// fp32mult
module fp32mult (
    input  wire [31:0] x1,
    input  wire [31:0] x2,
    input  wire        en,
    input  wire        rst,
    input  wire        clk,
    output wire [31:0] y,
    output wire        ready
);
Size in the first run: about 2500 cells after synthesis, roughly 98 flip-flops, ~100 I/O pins.
==> flow/config.mk <==
export PLATFORM = sky130hd
export DESIGN_NAME = fp32mult
export DESIGN_NICKNAME = fp32mult
export VERILOG_FILES = /design/flow/design.v
export SDC_FILE = /design/flow/constraint.sdc
export NUM_CORES = 4
export LEC_CHECK = 0
export CAP_MARGIN = 20
export CORE_MARGIN = 2
export CORE_UTILIZATION = 72
export CTS_CLUSTER_DIAMETER = 396
export CTS_CLUSTER_SIZE = 100
export SETUP_SLACK_MARGIN = 1.37
export SLEW_MARGIN = 20
==> flow/constraint.sdc <==
create_clock -name core_clock -period 5.57 [get_ports {clk}]
set_input_delay 1.1140 -clock core_clock [delete_from_list [all_inputs] [get_ports {clk}]]
set_output_delay 1.1140 -clock core_clock [all_outputs]
set_load 0.01 [all_outputs]
run.sh (not shown) runs the stock make flow with config.mk's settings and CLKGATE_MAP_FILE=.
The baseline completed and failed the layout checks on setup timing.
Then changed:
Settings changed: CTS_CLUSTER_DIAMETER 396 to default, CTS_CLUSTER_SIZE 100 to default, MAX_ROUTING_LAYER from default to met4, PLACE_DENSITY_LB_ADDON from default to 0.06, SETUP_SLACK_MARGIN 1.37 to default.
Clock period 5.57 ns to 6.78 ns, I/O delays scaled along.
- The new run produced a layout that fails on setup timing
- design area is lower by 0.99%
- clock skew shrinks by 0.0061 ns
- via count climbs by 2.1%
- wire length is higher by 3.0%
- worst setup slack improves by 1.0 ns
- non-clock buffer count fell by 20
- flip-flop count stays the same
- global-route usage grows by 1.1 points
- fmax decreases by 2.4%
Then changed:
Settings changed: CORE_ASPECT_RATIO from default to 0.83, CTS_CLUSTER_SIZE from default to 82, HOLD_SLACK_MARGIN from default to -0.04, SETUP_SLACK_MARGIN from default to 1.29.
Clock period 6.78 ns to 7.56 ns, I/O delays scaled along.
Outcome: This time the run went through all stages and came out clean. Sequential share of layout area came out higher by 0.62 points. Utilization came out lower by 5.5 points. Via count came out lower by 9.1%.
Then changed:
Settings changed: CORE_ASPECT_RATIO 0.83 to default, CTS_CLUSTER_DIAMETER from default to 144, HOLD_SLACK_MARGIN -0.04 to default, MAX_ROUTING_LAYER met4 to default, PLACE_DENSITY from default to 0.35, PLACE_DENSITY_LB_ADDON 0.06 to default, SETUP_SLACK_MARGIN 1.29 to -0.33.
Clock period 7.56 ns to 6.81 ns, I/O delays scaled along.
=> The changed run ran to the end with violations: setup timing; setup slack loses 1.0 ns; synthesized area does not change; non-clock buffer count goes up by 100; count of clock-buffer cells in the layout goes up by 1.
Then changed:
Settings changed: CTS_CLUSTER_DIAMETER 144 to default, CTS_CLUSTER_SIZE 82 to default, PLACE_DENSITY 0.35 to 0.36, SETUP_SLACK_MARGIN -0.33 to 0.87, TNS_END_PERCENT from default to 5.
Clock period 6.81 ns to 5.56 ns, I/O delays scaled along.
The changed run produced a layout that fails on setup timing.
Cell area goes down by 0.45%.
Worst setup slack degrades by 0.88 ns.
Sequential cell count does not change.
Global-route usage grows by 1.6 points.
Die size stays the same.
Non-clock buffer count rose by 7.

---

Setup of v20:
Starting RTL as in the previous note.
// fp32mult
module fp32mult (
    input  wire [31:0] x1,
    input  wire [31:0] x2,
    input  wire        en,
    input  wire        rst,
    input  wire        clk,
    output wire [31:0] y,
    output wire        ready
);
clock: 7.0 ns
lec_check: 0
cap_margin: 20
core_margin: 2
core_utilization: 72
cts_cluster_size: 77
hold_slack_margin: -0.04
max_routing_layer: met4
place_density_lb_addon: 0.08
setup_slack_margin: 2.07
slew_margin: 20
The final report for v20 shows a completed flow and a layout that fails verification, specifically negative setup slack.
Setup changes, v20 to v11
Settings: HOLD_SLACK_MARGIN no longer set, was -0.04; PLACE_DENSITY_LB_ADDON no longer set, was 0.08; CORE_UTILIZATION now 40, was 72; SETUP_SLACK_MARGIN no longer set, was 2.07; CTS_CLUSTER_SIZE no longer set, was 77; MAX_ROUTING_LAYER no longer set, was met4; the clock period (ns, I/O delays scaled along) now 8.69, was 7.0.
Notes after the runs:
- From v20 to v11 the numbers moved as follows: non-clock buffer count went down, share of the clock period used by the worst path after layout went down, routed wire length went down.
- v20 finished every stage; the final checks, however, were not passed, the failures being negative setup slack.
- v11 completed every stage of the flow, and the final layout passed the timing, DRC and antenna checks.
- Between v20 and v11, the flow reports mean routed wirelength per cell decreasing by more than 10%.
- v11 ends up with higher critical path depth than v20 does.
- When v11 is set beside v20, its detailed-router iteration count before antenna repair turns out to be 3 smaller.
- [compare] base=v20 new=v11: worst path setup slack after routing rose 0.78 ns, global-route wire length before repair fell about 0.8%.
Setup changes, v11 to v24
Settings: changing CORE_UTILIZATION from 40 to 65; changing the clock period (ns, I/O delays scaled along) from 8.69 to 6.81.
Results
v11 vs v24, launch point of the critical path: reg_x1.q[22] vs reg_x1.q[10]. Against v11, v24 comes in 0.94 points lower on flop share of the area. Compared with v11, v24 shows required time of the critical path lower by 1.85 ns. v11 was carried through to the last stage, and its layout satisfied the timing, DRC and antenna checks. The layout from v24, despite a flow that completed every stage, fails the layout checks, with the failing checks listed as negative setup slack. Going from v11 to v24, post-route core utilization +36 points, number of vias after detailed routing rose about 9%.
Here is what was changed in the inputs of v15 compared with v24.
Settings: changing CORE_UTILIZATION from 65 to 40; changing the clock period (ns, I/O delays scaled along) from 6.81 to 10.0.
## What came out
Of v24 and v15, just one finished clean: v15. The run showing the greater number of well-tap cells placed is v15. Diff v24 -> v15 | design area | down by more than 10%. met2 usage in global routing sits lower in v15 than in v24. v15 vs v24, met3 global-route usage went down by 0.46 points. Delta (v15 minus v24): total grt overflow held steady; ratio of final minimum period to clock period has decreased; post-detailed-routing wire length went down 3.0%. Re cell area after placement: v24 and v15 aren't equal, and the lower value belongs to v15.
